==> run a <==
Design apb_top, start of the top module:
module apb_top #(parameter ADDRESS=8, parameter DATA =8, parameter LOCATION=64)(
input PCLK,PRESETn,transfer,READ_WRITE,
input [ADDRESS-1:0] apb_write_paddr,apb_read_paddr,
input [DATA-1:0] apb_write_data,
output [DATA-1:0] apb_read_data_out);
export LEC_CHECK = 0
export CAP_MARGIN = 40
export CORE_MARGIN = 2
export CORE_UTILIZATION = 72
export CTS_CLUSTER_DIAMETER = 36
export CTS_CLUSTER_SIZE = 27
export HOLD_SLACK_MARGIN = 0.24
export SETUP_SLACK_MARGIN = 0.22
export SLEW_MARGIN = 20
export TNS_END_PERCENT = 35
create_clock -name core_clock -period 1.78 [get_ports {PCLK}]
run.sh (not shown) runs the stock make flow with config.mk's settings and CLKGATE_MAP_FILE=.
==> run b (differences from run a) <==
==> flow/config.mk (replaced) <==
export PLATFORM = sky130hd
export DESIGN_NAME = apb_top
export DESIGN_NICKNAME = apb_top
export VERILOG_FILES = /design/flow/design.v
export SDC_FILE = /design/flow/constraint.sdc
export NUM_CORES = 4
export LEC_CHECK = 0
export ABC_AREA = 1
export CAP_MARGIN = 0
export CORE_ASPECT_RATIO = 0.91
export CORE_MARGIN = 2
export CORE_UTILIZATION = 72
export CTS_CLUSTER_DIAMETER = 396
export CTS_CLUSTER_SIZE = 10
export HOLD_SLACK_MARGIN = 0.29
export PLACE_DENSITY = 0.37
export SETUP_SLACK_MARGIN = 0.54
export SLEW_MARGIN = 20
export TNS_END_PERCENT = 5
==> flow/constraint.sdc (replaced) <==
create_clock -name core_clock -period 1.82 [get_ports {PCLK}]
set_input_delay 0.3640 -clock core_clock [delete_from_list [all_inputs] [get_ports {PCLK}]]
set_output_delay 0.3640 -clock core_clock [all_outputs]
set_load 0.01 [all_outputs]
==> run c (differences from run a) <==
==> flow/config.mk (replaced) <==
export PLATFORM = sky130hd
export DESIGN_NAME = apb_top
export DESIGN_NICKNAME = apb_top
export VERILOG_FILES = /design/flow/design.v
export SDC_FILE = /design/flow/constraint.sdc
export NUM_CORES = 4
export LEC_CHECK = 0
export ABC_AREA = 0
export CAP_MARGIN = 20
export CORE_ASPECT_RATIO = 0.64
export CORE_MARGIN = 2
export CORE_UTILIZATION = 40
export GPL_ROUTABILITY_DRIVEN = 1
export GPL_TIMING_DRIVEN = 0
export PLACE_DENSITY = 0.6
export SLEW_MARGIN = 20
==> flow/constraint.sdc (replaced) <==
create_clock -name core_clock -period 5.0 [get_ports {PCLK}]
set_input_delay 1.0000 -clock core_clock [delete_from_list [all_inputs] [get_ports {PCLK}]]
set_output_delay 1.0000 -clock core_clock [all_outputs]
set_load 0.01 [all_outputs]
==> results.toml <==
# implementation run metrics
[outcome]
status = "finished with violations"
violations = "negative setup slack"

[sta]
fin_ws_ns = -0.232
finalSetupViolCount = 7

[yosys]
top_cell_area_share = 0.571
ys_cells = 2388
ys_top_cells_by_count = "600 x nand2_1, 529 x o21ai_0, 523 x dfrtp_1"
ys_sh_simple = 0.164
synth_seq_share = 0.574

[floorplan]
core-area_um2 = 56800
fp-row-count = 70
fp.dieH_um = 195

[placement]
post-place-ws_ns = -0.958
The numbers above come from run c.

==> results.toml <==
# physical design summary
[placement]
post-place-ws_ns = -1.35

[yosys]
ys_cells = 3000
synth_seq_share = 0.529

[floorplan]
fp.dieH_um = 181

[outcome]
stop_stage = "global routing"
status = "did not finish"
stop_error = "[ERROR GRT-0232] Routing congestion too high. Check the congestion heatmap in the GUI."
The numbers above come from run b.

==> results.toml <==
# physical design summary
[outcome]
status = "did not finish"
stop_stage = "clock tree synthesis"
stop_error = "[ERROR DPL-0038] Utilization greater than 100%, impossible to legalize"

[yosys]
synth_seq_share = 0.574

[floorplan]
fp.dieH_um = 182
core-area_um2 = 31500

[placement]
post-place-ws_ns = -1.59
The numbers above come from run a.


---

==> build 75 <==
==> flow/design.v <==
module master_apb #(parameter ADDR_WIDTH=8, parameter DATA_WIDTH =8, parameter STATE=2 )(
input PCLK,
input PRESETn,
input [ADDR_WIDTH-1:0] apb_write_paddr,
input [DATA_WIDTH-1:0] apb_write_data,
input [ADDR_WIDTH-1:0] apb_read_paddr,
input READ_WRITE,
input PREADY,
input transfer,
input [DATA_WIDTH-1:0] PRDATA,
output PWRITE,
output reg PSEL,
output reg PENABLE,
output [ADDR_WIDTH-1:0] PADDR,
output reg[DATA_WIDTH-1:0] PWDATA,
output reg [DATA_WIDTH-1:0] apb_read_data_out
);
parameter IDLE=2'b00;
parameter SETUP=2'b01;
parameter ACCESS=2'b11;
reg [STATE-1:0] current_state,next_state;
wire [DATA_WIDTH-1:0] temp_read;
always @(posedge PCLK or negedge PRESETn)
begin
if(!PRESETn)
current_state<=IDLE;
else
current_state<=next_state;
end
always @(*)
begin
case (current_state)
IDLE: 
begin
if(transfer==1'b1)
next_state=SETUP;
else
next_state=IDLE;
end
SETUP:
begin
next_state=ACCESS;
end
ACCESS:
begin
if(PREADY==1'b1&&transfer==1'b1)
next_state=SETUP;
else if(PREADY==1'b1&&transfer==1'b0)
next_state=IDLE;
else
next_state=ACCESS;
end
default:
next_state=IDLE;
endcase
end
always@(*)
begin
PWDATA='b0;
case(current_state)
IDLE:
begin
PSEL=1'b0;
PENABLE=1'b0;
end
SETUP:
begin
PSEL=1'b1;
PENABLE=1'b0;
PWDATA=apb_write_data;
end
ACCESS:
begin
PSEL=1'b1;
PENABLE=1'b1;
PWDATA=apb_write_data;
end
default:
begin
PSEL=1'b0;
PENABLE=1'b0;
end
endcase
end
always @(posedge PCLK or negedge PRESETn)
begin
if(!PRESETn)
apb_read_data_out<='b0;
else if (current_state==ACCESS && PWRITE==1'b0)
apb_read_data_out<=PRDATA;
end
assign PWRITE=READ_WRITE;
assign PADDR= READ_WRITE?apb_write_paddr:apb_read_paddr;
endmodule
module RAM_slave #(parameter ADDRESS=8, parameter DATA=8, parameter LOCATION=64, parameter STATES=3)(
input PWRITE,PCLK,PRESETn,
input PSEL1,
input PENABLE,
input [ADDRESS-1:0] paddr,
input [DATA-1:0] pwdata,
output reg [DATA-1:0] prdata,
output reg PREADY
);
parameter IDLE=2'b00;
parameter TRANSFER=2'b01;
parameter WRITE=2'b11;
parameter READ=2'b10;
localparam AW=$clog2(LOCATION);
reg [STATES-1:0] current_state,next_state;
reg [DATA-1:0] memory [0:LOCATION-1];
integer i;
always @(posedge PCLK or negedge PRESETn )
begin
if(!PRESETn)
current_state<=IDLE;
else
current_state<=next_state;
end
always @(*)
begin
case (current_state)
IDLE: 
if(PSEL1==1'b1)
next_state=TRANSFER;
else 
next_state=IDLE;
TRANSFER:
next_state=IDLE;
default:
next_state=IDLE;
endcase
end
always @(*)
if(!PRESETn)
begin
prdata='b0;
PREADY=1'b0;
end
else
begin
    case(current_state)
    IDLE:
    begin
        prdata='b0;
        PREADY=1'b0;
    end
    TRANSFER:
    begin
        PREADY=1'b1;
	if(PWRITE==1'b0)
	if(paddr<LOCATION)
	prdata=memory[paddr[AW-1:0]];
	else
	prdata='b0;	
        else
	 prdata='b0;
    end
default:
begin
prdata='b0;
        PREADY=1'b0;
end
    endcase
end
always @(posedge PCLK or negedge PRESETn)
begin
if(!PRESETn)
begin
    for(i=0;i<LOCATION;i=i+1)
    memory[i]<='b0;
end
else if(current_state==TRANSFER&&PWRITE==1'b1&&paddr<LOCATION)
memory[paddr[AW-1:0]]<=pwdata;
end
endmodule
module apb_top #(parameter ADDRESS=8, parameter DATA =8, parameter LOCATION=64)(
input PCLK,PRESETn,transfer,READ_WRITE,
input [ADDRESS-1:0] apb_write_paddr,apb_read_paddr,
input [DATA-1:0] apb_write_data,
output [DATA-1:0] apb_read_data_out);
wire PWRITE;
wire PREADY;
wire PSEL1;
wire PENABLE;
wire [ADDRESS-1:0] paddr;
wire [DATA-1:0] pwdata,prdata;
master_apb #(.ADDR_WIDTH(ADDRESS),.DATA_WIDTH(DATA)) master(
.PCLK(PCLK),
.PRESETn(PRESETn),
.apb_write_paddr(apb_write_paddr),
.apb_write_data(apb_write_data),
.apb_read_paddr(apb_read_paddr),
.READ_WRITE(READ_WRITE),
.PREADY(PREADY),
.transfer(transfer),
.PRDATA(prdata),
.PWRITE(PWRITE),
.PSEL(PSEL1),
.PENABLE(PENABLE),
.PADDR(paddr),
.PWDATA(pwdata),
.apb_read_data_out(apb_read_data_out));
RAM_slave #(.ADDRESS(ADDRESS),.DATA(DATA), .LOCATION(LOCATION)) slave_dut (
.PWRITE(PWRITE),
.PCLK(PCLK),
.PRESETn(PRESETn),
.PSEL1(PSEL1),
.PENABLE(PENABLE),
.paddr(paddr),
.pwdata(pwdata),
.prdata(prdata),
.PREADY(PREADY)
);
endmodule
==> flow/run.sh <==
#!/bin/bash
# the make line also repeats each setting of config.mk as NAME=value (left out here)
make -C /OpenROAD-flow-scripts/flow DESIGN_CONFIG=/design/flow/config.mk WORK_HOME=/design/flow/orfs CLKGATE_MAP_FILE= finish
==> flow/config.mk <==
export PLATFORM = sky130hd
export DESIGN_NAME = apb_top
export DESIGN_NICKNAME = apb_top
export VERILOG_FILES = /design/flow/design.v
export SDC_FILE = /design/flow/constraint.sdc
export NUM_CORES = 4
export LEC_CHECK = 0
export CAP_MARGIN = 20
export CORE_MARGIN = 2
export CORE_UTILIZATION = 40
export PLACE_DENSITY = 0.6
export SLEW_MARGIN = 20
==> flow/constraint.sdc <==
create_clock -name core_clock -period 5.0 [get_ports {PCLK}]
set_input_delay 1.0000 -clock core_clock [delete_from_list [all_inputs] [get_ports {PCLK}]]
set_output_delay 1.0000 -clock core_clock [all_outputs]
set_load 0.01 [all_outputs]
==> trial 4 (differences from build 75) <==
--- a/flow/config.mk
+++ b/flow/config.mk
@@ -7,6 +7,9 @@
 export LEC_CHECK = 0
+export ABC_AREA = 1
 export CAP_MARGIN = 20
 export CORE_MARGIN = 2
-export CORE_UTILIZATION = 40
+export CORE_UTILIZATION = 70
+export CTS_CLUSTER_DIAMETER = 28
 export PLACE_DENSITY = 0.6
+export SETUP_SLACK_MARGIN = 0.65
 export SLEW_MARGIN = 20
==> flow/constraint.sdc (replaced) <==
create_clock -name core_clock -period 2.5 [get_ports {PCLK}]
set_input_delay 0.5000 -clock core_clock [delete_from_list [all_inputs] [get_ports {PCLK}]]
set_output_delay 0.5000 -clock core_clock [all_outputs]
set_load 0.01 [all_outputs]
==> comparison table <==
| metric | trial 4 | build 75 |
|---|---|---|
| Number of distinct library cells after synthesis | 26 | 77 |
| Sequential-to-total area share from yosys stat | 52.92% | 57.36% |
| Starting Density | 71.53% | 40.55% |
| Routability congestion estimate from global placement | 0.9243 | 0.9743 |
| Total CTS buffers | 106 | 56 |
| Cell count after synthesis | 3000 | 2388 |
| Post-CTS resize count | 219 | 0 |
| Area of the core | 34710 sq um | 56500 sq um |
| Die X-Extent | 192.3 um | 243.3 um |
| Status | aborted with a tool error | timing/DRC/antenna clean |
| Stage where the flow stopped | global routing | - |
| Minimum setup slack after placement | -0.6274 ns | 0.02324 ns |
| Post-synthesis cell area | 24830 sq um | 22910 sq um |
| Aoi share | 8.420% | 22.99% |
| Area after detailed placement | 26980 sq um | 24730 sq um |
| Die outline height | 192.3 um | 243.3 um |
| Total half-perimeter wirelength after legalization and detailed placement | 47.36 mm | 78.93 mm |
| Simple logic cell fraction of the synthesized area | 28.19% | 16.35% |
| Chip Footprint | 36990 sq um | 59200 sq um |
| Hold-fix buffers, CTS | 1 | 0 |
| Cell total in the yosys stat output | 3000 | 2388 |
| Summed standard-cell area reported by yosys | 24830 sq um | 22910 sq um |
| Max H-tree Level | 3 | 2 |
| Syn_nets | 3028 | 2416 |
| Cell count after placement | 3461 | 3152 |
| Core Rows | 68 | 87 |
| Fraction of post-synthesis cell area in the top cell type by area | 52.71% | 57.13% |
| Mapped Avg Cell Area | 8.277 sq um | 9.593 sq um |

---

==> 04-21 <==
// apb_top: RTL as listed in full above, without the edits since
clock: 2.5 ns
lec_check: 0
abc_area: 1
cap_margin: 20
core_margin: 2
core_utilization: 68
place_density: 0.6
setup_slack_margin: 0.65
slew_margin: 20
==> inputs of 01-18, as changes to 04-21 <==
==> flow/config.mk (replaced) <==
export PLATFORM = sky130hd
export DESIGN_NAME = apb_top
export DESIGN_NICKNAME = apb_top
export VERILOG_FILES = /design/flow/design.v
export SDC_FILE = /design/flow/constraint.sdc
export NUM_CORES = 4
export LEC_CHECK = 0
export CAP_MARGIN = 25
export CELL_PAD_IN_SITES_DETAIL_PLACEMENT = 1
export CELL_PAD_IN_SITES_GLOBAL_PLACEMENT = 2
export CORE_ASPECT_RATIO = 0.68
export CORE_MARGIN = 5
export CORE_UTILIZATION = 35
export CTS_CLUSTER_DIAMETER = 204
export GPL_ROUTABILITY_DRIVEN = 0
export GPL_TIMING_DRIVEN = 0
export HOLD_SLACK_MARGIN = 0.16
export MAX_ROUTING_LAYER = met5
export PLACE_DENSITY_LB_ADDON = 0.03
export SETUP_SLACK_MARGIN = 1.94
export SLEW_MARGIN = 40
export TNS_END_PERCENT = 20
==> flow/constraint.sdc (replaced) <==
create_clock -name core_clock -period 7.13 [get_ports {PCLK}]
set_input_delay 1.4260 -clock core_clock [delete_from_list [all_inputs] [get_ports {PCLK}]]
set_output_delay 1.4260 -clock core_clock [all_outputs]
set_load 0.01 [all_outputs]
==> inputs of 01-27, as changes to 04-21 <==
--- a/flow/config.mk
+++ b/flow/config.mk
@@ -9,6 +9,7 @@
 export CAP_MARGIN = 20
 export CORE_MARGIN = 2
-export CORE_UTILIZATION = 68
-export PLACE_DENSITY = 0.6
-export SETUP_SLACK_MARGIN = 0.65
+export CORE_UTILIZATION = 72
+export CTS_CLUSTER_SIZE = 10
+export PLACE_DENSITY = 0.36
+export SETUP_SLACK_MARGIN = 0.37
 export SLEW_MARGIN = 20
==> inputs of 04-11, as changes to 04-21 <==
--- a/flow/config.mk
+++ b/flow/config.mk
@@ -7,8 +7,9 @@
 export LEC_CHECK = 0
 export ABC_AREA = 1
-export CAP_MARGIN = 20
+export CAP_MARGIN = 35
 export CORE_MARGIN = 2
 export CORE_UTILIZATION = 68
-export PLACE_DENSITY = 0.6
-export SETUP_SLACK_MARGIN = 0.65
+export CTS_CLUSTER_DIAMETER = 383
+export CTS_CLUSTER_SIZE = 18
+export SETUP_SLACK_MARGIN = 0.66
 export SLEW_MARGIN = 20
==> qor summary <==
| item | 04-21 | 01-18 | 01-27 | 04-11 |
|---|---|---|---|---|
| Mean routed wirelength per cell | 22.7 µm | 40.0 µm | 22.2 µm | - |
| Minimum setup slack in the final design | 0.446 ns | 1.82 ns | 0.394 ns | - |
| Non-clock buffers | 263 | 232 | 291 | - |
| Amount of wire on met2 after detailed routing | 37.0 mm | 51.3 mm | 36.5 mm | - |
| Hold path cells | 2 | 1 | - | - |
| Non-clock buffer contribution to total cell area | 11.2% | 5.43% | 10.5% | - |
| Met3 Routed Length | 9.36 mm | 20.8 mm | 9.48 mm | - |
| Total detailed-routing wirelength | 82.4 mm | 137 mm | 80.5 mm | - |
| Data arrival, critical path | 2.57 ns | 5.86 ns | 1.61 ns | - |
| Power, Total | 18.4 mW | 6.45 mW | 17.7 mW | - |
| Outcome | timing/DRC/antenna clean | timing/DRC/antenna clean | timing/DRC/antenna clean | did not finish |
| Stage where the flow stopped | - | - | - | 5_1_grt |
| Buffers plus inverters on the worst setup path | 7 | 5 | 1 | - |
| Logic Gate Count | 2121 | 1685 | 2120 | - |
| Critical path depth in cells | 21 | 12 | 1 | - |
| Mux cell area share | 4.51% | 0% | 4.51% | 4.51% |
| Resize count post-CTS | 168 | 0 | 80 | 363 |
| Vertical extent of the die | 195 µm | 221 µm | 190 µm | 195 µm |
| Tapcells | 461 | 869 | 455 | - |
| Area of the mapped netlist | 24800 µm² | 22900 µm² | 24800 µm² | 24800 µm² |
| Number of unique standard cell types used by synthesis | 26 | 77 | 26 | 26 |

---

==> trial 37 <==
RTL: the design.v shown in full above, as it stands there.
clock: 2.5 ns
lec_check: 0
cap_margin: 20
core_margin: 2
core_utilization: 58
setup_slack_margin: -0.21
slew_margin: 20
==> inputs of build 3, as changes to trial 37 <==
Settings changed: ABC_AREA set to 0, CORE_UTILIZATION 58 to 72, CTS_CLUSTER_DIAMETER set to 233, CTS_CLUSTER_SIZE set to 27, HOLD_SLACK_MARGIN set to 0.24, PLACE_DENSITY set to 0.35, SETUP_SLACK_MARGIN -0.21 to 0.72, TNS_END_PERCENT set to 100.
==> inputs of build 63, as changes to trial 37 <==
Settings changed: CORE_UTILIZATION 58 to 42, PLACE_DENSITY set to 0.6, SETUP_SLACK_MARGIN -0.21 to unset.
==> flow/constraint.sdc (replaced) <==
create_clock -name core_clock -period 4.5 [get_ports {PCLK}]
set_input_delay 0.9000 -clock core_clock [delete_from_list [all_inputs] [get_ports {PCLK}]]
set_output_delay 0.9000 -clock core_clock [all_outputs]
set_load 0.01 [all_outputs]
==> summary.txt <==
flow finished, numbers: diode count 1, endpoints failing setup 30, Failing Checks setup timing, Crit path top cell by count buf_4, status failed layout checks, Final WS setup -0.215 ns, Num CTS Buffers 54
Source of the figures above: trial 37

==> summary.txt <==
yosys + openroad results -> last stage reached global routing (5_1_grt), DP Cell Count 3049, most frequent cell after synthesis nand2_1, Num CTS Buffers 23, Post-Syn Area 0.0229 sq mm, fp util 0.728, Post-DP Area 0.0272 sq mm, core area 0.0315 sq mm, tool error [ERROR GRT-0116] Global routing finished with congestion. Check the congestion regions in the DRC Viewer., CTS sink cnt 525, Post-synth regs 525, Routability Congestion 1.22, status did not finish
Source of the figures above: build 3

==> summary.txt <==
flow finished, numbers: Final WS setup 0.739 ns, Routability Congestion 1.01, diode count 2, Layout clock area frac 0.0727, status timing/DRC/antenna clean, endpoints failing setup 0, worst vdd ir 0.278 mV, Num CTS Buffers 56, P_int 0.00777 W, skew final 0.0199 ns, critical path's slowest cell clkdlybuf4s50_1
Source of the figures above: build 63

Power is estimated from default activity; no workload was simulated.
